== try-zinc ==
Design Controller_FIR, start of the top module:
module Controller_FIR (
	input	[7:0] 	VPPG,             
	input 		  	Find_Setting,     
	input 		  	CLK,              
	input 		  	rst_n,            
	output 	[6:0] 	DC_Comp,          
	output 	[3:0] 	pga_Gain,         
	output 		  	LED_IR,           
	output 		  	LED_RED,          
	output  [19:0] 	Out_RED_Filtered, 
	output  [19:0] 	Out_IR_Filtered,  
	output  [3:0] 	LED_Drive         
);
	wire [7:0] IR_ADC_Value, RED_ADC_Value;
	wire 	   CLK_Filter;
	reg        CLK_Filter_q;    
	wire       Filter_En;       
	always @(posedge CLK or negedge rst_n) begin
		if (!rst_n) CLK_Filter_q <= 1'b0;
		else        CLK_Filter_q <= CLK_Filter;
	end
	assign Filter_En = CLK_Filter & ~CLK_Filter_q;
    Controller ct(  .Vppg(VPPG), 
                    .Find_Setting(Find_Setting), 
                    .CLK(CLK), 
                    .rst_n(rst_n), 
                    .DC_Comp(DC_Comp), 
                    .PGA_Gain(pga_Gain), 
                    .CLK_Filter(CLK_Filter), 
                    .LED_IR(LED_IR), 
                    .LED_RED(LED_RED),
                    .IR_ADC_Value(IR_ADC_Value), 
                    .RED_ADC_Value(RED_ADC_Value), 
                    .LED_Drive(LED_Drive)); 
	FIR_Filter red( .CLK(CLK),
                    .CLK_Filter(Filter_En), 
                    .input_data(RED_ADC_Value),
                    .rst_n(rst_n),  
                    .output_data(Out_RED_Filtered));
	FIR_Filter ir(  .CLK(CLK),
                    .CLK_Filter(Filter_En), 
                    .input_data(IR_ADC_Value),
                    .rst_n(rst_n),  
                    .output_data(Out_IR_Filtered));
endmodule
For scale: about 8000 cells after synthesis, ~1000 flip-flops, about 68 I/O pins, ~0.069 mm² of cells after synthesis.
export LEC_CHECK = 0
export ABC_AREA = 1
export CAP_MARGIN = 30
export CELL_PAD_IN_SITES_DETAIL_PLACEMENT = 0
export CELL_PAD_IN_SITES_GLOBAL_PLACEMENT = 3
export CORE_MARGIN = 5
export CORE_UTILIZATION = 29
export CTS_CLUSTER_DIAMETER = 36
export PLACE_DENSITY_LB_ADDON = 0.24
export SETUP_SLACK_MARGIN = 2.71
export SLEW_MARGIN = 35
export TNS_END_PERCENT = 50
create_clock -name core_clock -period 10.6 [get_ports {CLK}]
run.sh (not shown) runs the stock make flow with config.mk's settings and CLKGATE_MAP_FILE=.
Relative to try-zinc, the following input files were edited for try-lagoon:
# try-zinc
export LEC_CHECK = 0
export ABC_AREA = 1
export CAP_MARGIN = 30
export CELL_PAD_IN_SITES_DETAIL_PLACEMENT = 0
export CELL_PAD_IN_SITES_GLOBAL_PLACEMENT = 3
export CORE_MARGIN = 5
export CORE_UTILIZATION = 29
export CTS_CLUSTER_DIAMETER = 36
export PLACE_DENSITY_LB_ADDON = 0.24
export SETUP_SLACK_MARGIN = 2.71
export SLEW_MARGIN = 35
export TNS_END_PERCENT = 50
create_clock -name core_clock -period 10.6 [get_ports {CLK}]
# try-lagoon
export LEC_CHECK = 0
export ABC_AREA = 1
export CAP_MARGIN = 20
export CORE_MARGIN = 2
export CORE_UTILIZATION = 72
export SLEW_MARGIN = 20
create_clock -name core_clock -period 5.5 [get_ports {CLK}]
Results
Complete run, failing final checks: try-lagoon, reason setup timing. Non-filler instance count after layout: try-lagoon vs try-zinc down about 18%. Taking try-zinc as the reference point, the global-route track usage on met1 of try-lagoon rises by 26 points.
## Diff of input files: try-tundra against try-lagoon
# try-lagoon
export LEC_CHECK = 0
export ABC_AREA = 1
export CAP_MARGIN = 20
export CORE_MARGIN = 2
export CORE_UTILIZATION = 72
export SLEW_MARGIN = 20
create_clock -name core_clock -period 5.5 [get_ports {CLK}]
# try-tundra
export LEC_CHECK = 0
export CAP_MARGIN = 20
export CORE_MARGIN = 2
export CORE_UTILIZATION = 65
export SLEW_MARGIN = 20
create_clock -name core_clock -period 7.45 [get_ports {CLK}]
Findings:
try-tundra finished end to end and its layout was clean on timing, DRC and antenna. From try-lagoon to try-tundra the numbers moved as follows: final area now sits lower, detailed placer's ending HPWL fell 7.1%, final clock period utilization by the worst path shows a reduction of 13 points. Fmax shrinks by more than 10% when moving from try-lagoon to try-tundra. Worst setup slack after placement delta (try-tundra − try-lagoon): favourable. Largest net degree at the start of global routing: try-tundra higher than try-lagoon. Cmp try-lagoon and try-tundra / synthesized cell count / lower: try-tundra.

* * *

Controller_FIR again, from the RTL that the note above started with.
clock: 7.05 ns
lec_check: 0
abc_area: 0
cap_margin: 30
cell_pad_in_sites_detail_placement: 0
cell_pad_in_sites_global_placement: 1
core_margin: 5
core_utilization: 65
cts_cluster_diameter: 36
setup_slack_margin: 1.72
slew_margin: 20
tns_end_percent: 50
Change:
- ABC_AREA: 0 -> default
- CAP_MARGIN: 30 -> 20
- CELL_PAD_IN_SITES_DETAIL_PLACEMENT: 0 -> default
- CELL_PAD_IN_SITES_GLOBAL_PLACEMENT: 1 -> default
- CORE_MARGIN: 5 -> 2
- CORE_UTILIZATION: 65 -> 60
- CTS_CLUSTER_DIAMETER: 36 -> default
- CTS_CLUSTER_SIZE: default -> 60
- SETUP_SLACK_MARGIN: 1.72 -> default
- TNS_END_PERCENT: 50 -> default
- clock period: 7.05 -> 5.39 ns (I/O delays scaled with it)
After rerunning:
- This time the run reached the layout checks and failed them: setup timing
- die size rises by 4.4%
- setup slack loses 1.5 ns
- routed wire length falls by 2.5%
- critical path depth rises by 5

* * *

the previous run:
Starting RTL as in the previous note.
==> flow/design.v (excerpt) <==
module Controller_FIR (
	input	[7:0] 	VPPG,             
	input 		  	Find_Setting,     
	input 		  	CLK,              
	input 		  	rst_n,            
	output 	[6:0] 	DC_Comp,          
	output 	[3:0] 	pga_Gain,         
	output 		  	LED_IR,           
	output 		  	LED_RED,          
	output  [19:0] 	Out_RED_Filtered, 
	output  [19:0] 	Out_IR_Filtered,  
	output  [3:0] 	LED_Drive         
);
clock: 10.6 ns
lec_check: 0
abc_area: 1
cap_margin: 30
cell_pad_in_sites_detail_placement: 0
cell_pad_in_sites_global_placement: 3
core_margin: 9
core_utilization: 29
cts_cluster_diameter: 36
gpl_routability_driven: 0
min_routing_layer: met2
place_density_lb_addon: 0.24
setup_slack_margin: 2.71
slew_margin: 35
tns_end_percent: 50
The previous run was carried through to the last stage, and its layout satisfied the timing, design-rule and antenna checks.
The following lists how the current run was set up differently from the previous run:
Settings: CTS_CLUSTER_DIAMETER: 36 -> unset; GPL_ROUTABILITY_DRIVEN: 0 -> unset; ABC_AREA: 1 -> unset; MIN_ROUTING_LAYER: met2 -> unset; SLEW_MARGIN: 35 -> 20; CORE_UTILIZATION: 29 -> 71; CELL_PAD_IN_SITES_DETAIL_PLACEMENT: 0 -> unset; CELL_PAD_IN_SITES_GLOBAL_PLACEMENT: 3 -> unset; PLACE_DENSITY_LB_ADDON: 0.24 -> unset; TNS_END_PERCENT: 50 -> unset; CORE_MARGIN: 9 -> 2; SETUP_SLACK_MARGIN: 2.71 -> unset; CAP_MARGIN: 30 -> 20; the clock period (ns, I/O delays scaled along): 10.6 -> 7.24.
## What came out
Die area | the current run < the previous run
The higher arrival time at the worst endpoint of the current run and the previous run is in the current run.
The current run vs. the previous run: cell total in the yosys stat output -about 12%, detail-routed net length per standard cell +about 3%.
Global-route met2 utilization up 29 points in the current run wrt the previous run
Cell area | the current run vs the previous run | the current run smaller

* * *

Setup of exp/violet:
Controller_FIR again, from the RTL that the note above started with.
clock: 6.17 ns
lec_check: 0
abc_area: 1
cap_margin: 20
cell_pad_in_sites_detail_placement: 2
cell_pad_in_sites_global_placement: 3
core_margin: 4
core_utilization: 63
cts_cluster_diameter: 66
hold_slack_margin: 0.23
max_routing_layer: met4
min_routing_layer: met2
place_density_lb_addon: 0.23
slew_margin: 20
exp/violet: it failed during 3_1_place_gp_skip_io, and the tool reported FLW-0024.
diff inputs: exp/violet => exp/quartz
- a change of CORE_MARGIN from 4 to 2
- a change of CORE_UTILIZATION from 63 to 68
- a deleted CELL_PAD_IN_SITES_DETAIL_PLACEMENT that had been 2
- a deleted PLACE_DENSITY_LB_ADDON that had been 0.23
- a deleted HOLD_SLACK_MARGIN that had been 0.23
- a deleted MAX_ROUTING_LAYER that had been met4
- a deleted CELL_PAD_IN_SITES_GLOBAL_PLACEMENT that had been 3
- a deleted MIN_ROUTING_LAYER that had been met2
- a deleted CTS_CLUSTER_DIAMETER that had been 66
- a change of the clock period (ns, I/O delays scaled along) from 6.17 to 5.16
==> comparison <==
exp/quartz finished all stages; layout check result: FAIL, due to setup timing. Vertical die size of exp/quartz falls short of that of exp/violet by a few percent. Total standard cell area after synthesis: exp/quartz vs exp/violet, no meaningful difference. Lower number of rows created at floorplan goes to exp/quartz over exp/violet.

* * *

Starting RTL as in the previous note.
make LEC_CHECK=0 ABC_AREA=1 CAP_MARGIN=20 CELL_PAD_IN_SITES_GLOBAL_PLACEMENT=3 CORE_MARGIN=4 CORE_UTILIZATION=63 CTS_CLUSTER_DIAMETER=66 HOLD_SLACK_MARGIN=0.23 MAX_ROUTING_LAYER=met4 MIN_ROUTING_LAYER=met2 PLACE_DENSITY=0.59 SLEW_MARGIN=20 finish   # period 10.0 ns
The starting point never finished: it broke off in global placement without I/O on GPL-0301.
Change:
- CELL_PAD_IN_SITES_GLOBAL_PLACEMENT: 3 -> unset
- CORE_MARGIN: 4 -> 2
- CORE_UTILIZATION: 63 -> 72
- CTS_CLUSTER_DIAMETER: 66 -> unset
- HOLD_SLACK_MARGIN: 0.23 -> unset
- MAX_ROUTING_LAYER: met4 -> unset
- MIN_ROUTING_LAYER: met2 -> unset
- PLACE_DENSITY: 0.59 -> unset
- PLACE_DENSITY_LB_ADDON: unset -> 0.03
- clock period: 10.0 -> 4.28 ns (I/O delays scaled with it)
With this change the flow finished but failed the layout checks on negative setup slack.
Synthesized area is unchanged.
Synthesized cell count is unchanged.
Die size fell by 14%.
Change:
- ABC_AREA: 1 -> unset
- CORE_UTILIZATION: 72 -> 16
- PLACE_DENSITY_LB_ADDON: 0.03 -> unset
- clock period: 4.28 -> 12.7 ns (I/O delays scaled with it)
- With this change the flow passed the timing, design-rule and antenna checks
- synthesized cell count came out lower by roughly a tenth
- clock skew came out higher by 0.053 ns
- register-to-register slack improves by 7.3 ns
- core utilization came out lower by 64 points
- non-clock buffer count came out lower by 237
- die size came out higher to 4.3 times its value
- routed wire length came out lower by a little under a tenth
- synthesized area came out lower by a few percent
- clock-buffer cell count came out higher by 18
- sequential share of layout area came out lower by 0.32 points

* * *

## run 1
Starting RTL as in the previous note.
==> flow/design.v (excerpt) <==
module Controller_FIR (
	input	[7:0] 	VPPG,             
	input 		  	Find_Setting,     
	input 		  	CLK,              
	input 		  	rst_n,            
	output 	[6:0] 	DC_Comp,          
	output 	[3:0] 	pga_Gain,         
	output 		  	LED_IR,           
	output 		  	LED_RED,          
	output  [19:0] 	Out_RED_Filtered, 
	output  [19:0] 	Out_IR_Filtered,  
	output  [3:0] 	LED_Drive         
);
export LEC_CHECK = 0
export CAP_MARGIN = 20
export CORE_MARGIN = 2
export CORE_UTILIZATION = 72
export CTS_CLUSTER_DIAMETER = 280
export CTS_CLUSTER_SIZE = 21
export SETUP_SLACK_MARGIN = 0.42
export SLEW_MARGIN = 20
create_clock -name core_clock -period 5.92 [get_ports {CLK}]
Run 1 finished all stages; however, its layout fails the closing checks, the failures being negative setup slack.
The following lists how run 2 was set up differently from run 1:
--- a/flow/config.mk
+++ b/flow/config.mk
@@ -8 +8 @@
-export CAP_MARGIN = 20
+export CAP_MARGIN = 40
@@ -13 +13,2 @@
-export SETUP_SLACK_MARGIN = 0.42
+export PLACE_DENSITY_LB_ADDON = 0.01
+export SETUP_SLACK_MARGIN = -0.52
==> flow/constraint.sdc <==
create_clock -name core_clock -period 5.18 [get_ports {CLK}]
set_input_delay 1.0360 -clock core_clock [delete_from_list [all_inputs] [get_ports {CLK}]]
set_output_delay 1.0360 -clock core_clock [all_outputs]
set_load 0.01 [all_outputs]
### Flow results
- The flow completed for run 2, but it is not clean: the layout still shows negative setup slack.
- Against run 1, run 2 comes in 0.58 ns lower on register-to-register slack.
- The count of placed standard cells including taps in run 2 was higher than what run 1 gave.
- Run 2 ended with less logic gate fraction of the total cell area than run 1.
- Period utilization was lower in the run labelled run 1.
- Compared run 2 vs run 1, and signed area change from the synthesized netlist to the final layout is up in run 2.
- Hold path depth came out exactly the same in run 2 and run 1.
- Taking run 1 as 1.0, run 2 lands at 1.2 on non-clock buffer count.
- Between run 2 and run 1, the difference in total wire length is negligible.
- Number of setup buffers added after CTS was higher in run 1 than in run 2.
- Side by side, total iterations of the first detailed-routing run turned out lower in run 2 than in run 1.
- Across both runs, pin count of the biggest net entering global routing was lower for run 2 than for run 1.
Input-level comparison between run 3 and run 2:
--- a/flow/config.mk
+++ b/flow/config.mk
@@ -8 +8 @@
-export CAP_MARGIN = 40
+export CAP_MARGIN = 20
@@ -10,5 +10 @@
-export CORE_UTILIZATION = 72
-export CTS_CLUSTER_DIAMETER = 280
-export CTS_CLUSTER_SIZE = 21
-export PLACE_DENSITY_LB_ADDON = 0.01
-export SETUP_SLACK_MARGIN = -0.52
+export CORE_UTILIZATION = 40
==> flow/constraint.sdc <==
create_clock -name core_clock -period 7.24 [get_ports {CLK}]
set_input_delay 1.4480 -clock core_clock [delete_from_list [all_inputs] [get_ports {CLK}]]
set_output_delay 1.4480 -clock core_clock [all_outputs]
set_load 0.01 [all_outputs]
==> results <==
- Having completed the whole flow, run 3 delivered a layout that passed the timing, design-rule and antenna checks.
- From run 2 to run 3 the numbers moved as follows: count of instances resized after the clock tree is built -38; wire length after detailed routing +about 2.2%; total global-route track usage -14 points.
- Critical path depth (run 3 vs. run 2) increases by a little under 10%

* * *

## red
Controller_FIR again, from the RTL that the note above started with.
clock: 10.6 ns
lec_check: 0
abc_area: 0
cap_margin: 30
cell_pad_in_sites_detail_placement: 2
cell_pad_in_sites_global_placement: 3
core_margin: 5
core_utilization: 47
cts_cluster_diameter: 36
place_density_lb_addon: 0.24
setup_slack_margin: 1.72
slew_margin: 20
tns_end_percent: 50
red closes out successfully: all stages finished, all timing, DRC and antenna checks passed.
Edits applied to the flow inputs when going from red to blue:
- an added CORE_ASPECT_RATIO of 0.57
- an added GPL_ROUTABILITY_DRIVEN of 0
- an added MIN_ROUTING_LAYER of met2
- a change of CORE_UTILIZATION from 47 to 29
- a change of CORE_MARGIN from 5 to 9
- a change of SETUP_SLACK_MARGIN from 1.72 to 2.71
- an added GPL_TIMING_DRIVEN of 0
- a change of SLEW_MARGIN from 20 to 35
- an added CTS_CLUSTER_SIZE of 78
- a change of CELL_PAD_IN_SITES_GLOBAL_PLACEMENT from 3 to 0
- an added HOLD_SLACK_MARGIN of 0.24
- a change of CELL_PAD_IN_SITES_DETAIL_PLACEMENT from 2 to 1
Results
- Relative to red, area of the core region has gone up in blue.
- Comparing blue and red, the lower flip-flop and latch share of the layout cell area was measured on blue.
- The capture point of the critical path comes out ir.output_data[19] in one run and red.output_data[18] in the other, namely in red and blue respectively.
- Row share of the cycle needed by the critical path after routing: blue lower / red higher
- red leaves less setup margin than blue.
- A critical path launch point of ir.order[1][1] is what red shows, while red.order[0][1] belongs to blue.
#### Input delta (green over blue)
- GPL_ROUTABILITY_DRIVEN: 0 -> unset
- CAP_MARGIN: 30 -> 20
- CELL_PAD_IN_SITES_DETAIL_PLACEMENT: 1 -> unset
- CTS_CLUSTER_SIZE: 78 -> unset
- GPL_TIMING_DRIVEN: 0 -> unset
- SETUP_SLACK_MARGIN: 2.71 -> unset
- CELL_PAD_IN_SITES_GLOBAL_PLACEMENT: 0 -> unset
- CORE_ASPECT_RATIO: 0.57 -> unset
- CORE_UTILIZATION: 29 -> 63
- ABC_AREA: 0 -> unset
- SLEW_MARGIN: 35 -> 20
- CTS_CLUSTER_DIAMETER: 36 -> unset
- MIN_ROUTING_LAYER: met2 -> unset
- HOLD_SLACK_MARGIN: 0.24 -> unset
- TNS_END_PERCENT: 50 -> unset
- CORE_MARGIN: 9 -> 2
- PLACE_DENSITY_LB_ADDON: 0.24 -> unset
- the clock period (ns, I/O delays scaled along): 10.6 -> 4.75
==> results <==
Layout checks on green: not met. Flow itself completed; violations: negative setup slack.
Taking blue as the reference point, the non-clock buffer count of green falls by 44.
Lower fmax goes to blue over green.
Delta (green minus blue): critical path depth went up, cell area reported after detailed placement lower, final standard cell utilization of the core now larger.
Diff blue -> green: met1 demand-to-capacity share in global routing picked up an extra 46 points; total of clock buffers placed in the layout lost 43.
blue ended up with red.output_data[18] as its capturing instance or port of the critical path; green ended up with ir.output_data[17].
Wire length of the first global-routing pass: lower on green
Compared with blue, green shows a lower number of placed cells counting well taps.
diff inputs: green => orange
- an added CTS_CLUSTER_DIAMETER of 280
- a change of CORE_UTILIZATION from 63 to 65
- a change of the clock period (ns, I/O delays scaled along) from 4.75 to 5.92
--- outcome ---
orange completed end to end; final checks failed (negative setup slack). orange against green: initial antenna violation count has decreased, global-route usage over all layers has increased. Run comparison: orange highest metal layer with signal wires met4; green highest metal layer with signal wires met5. From green to orange the numbers moved as follows: number of global-route vias before repair has decreased, cell total after placement has decreased, buffering overhead has decreased, area inside the core boundary has decreased, path length in cells of the critical path has decreased. orange has clock buffer count from CTS below what green had.
Input-level comparison between purple and orange:
- setting CTS_CLUSTER_SIZE to 38 for the first time
- removing CTS_CLUSTER_DIAMETER (formerly 280)
- changing CORE_UTILIZATION from 65 to 70
- changing the clock period (ns, I/O delays scaled along) from 5.92 to 5.85
Results
Compare purple and orange | post-placement worst setup slack lower: purple
Diff orange -> purple: remaining max-slew budget at the tightest pin rose by 6.6 points; post-synthesis chip area from yosys stayed essentially flat; wire length stayed essentially flat.
purple: flow complete, layout not clean; failing: negative setup slack
[compare] base=orange new=purple: cell area lower; first-pass GRT wire length lower; count of inserted tapcells lower.
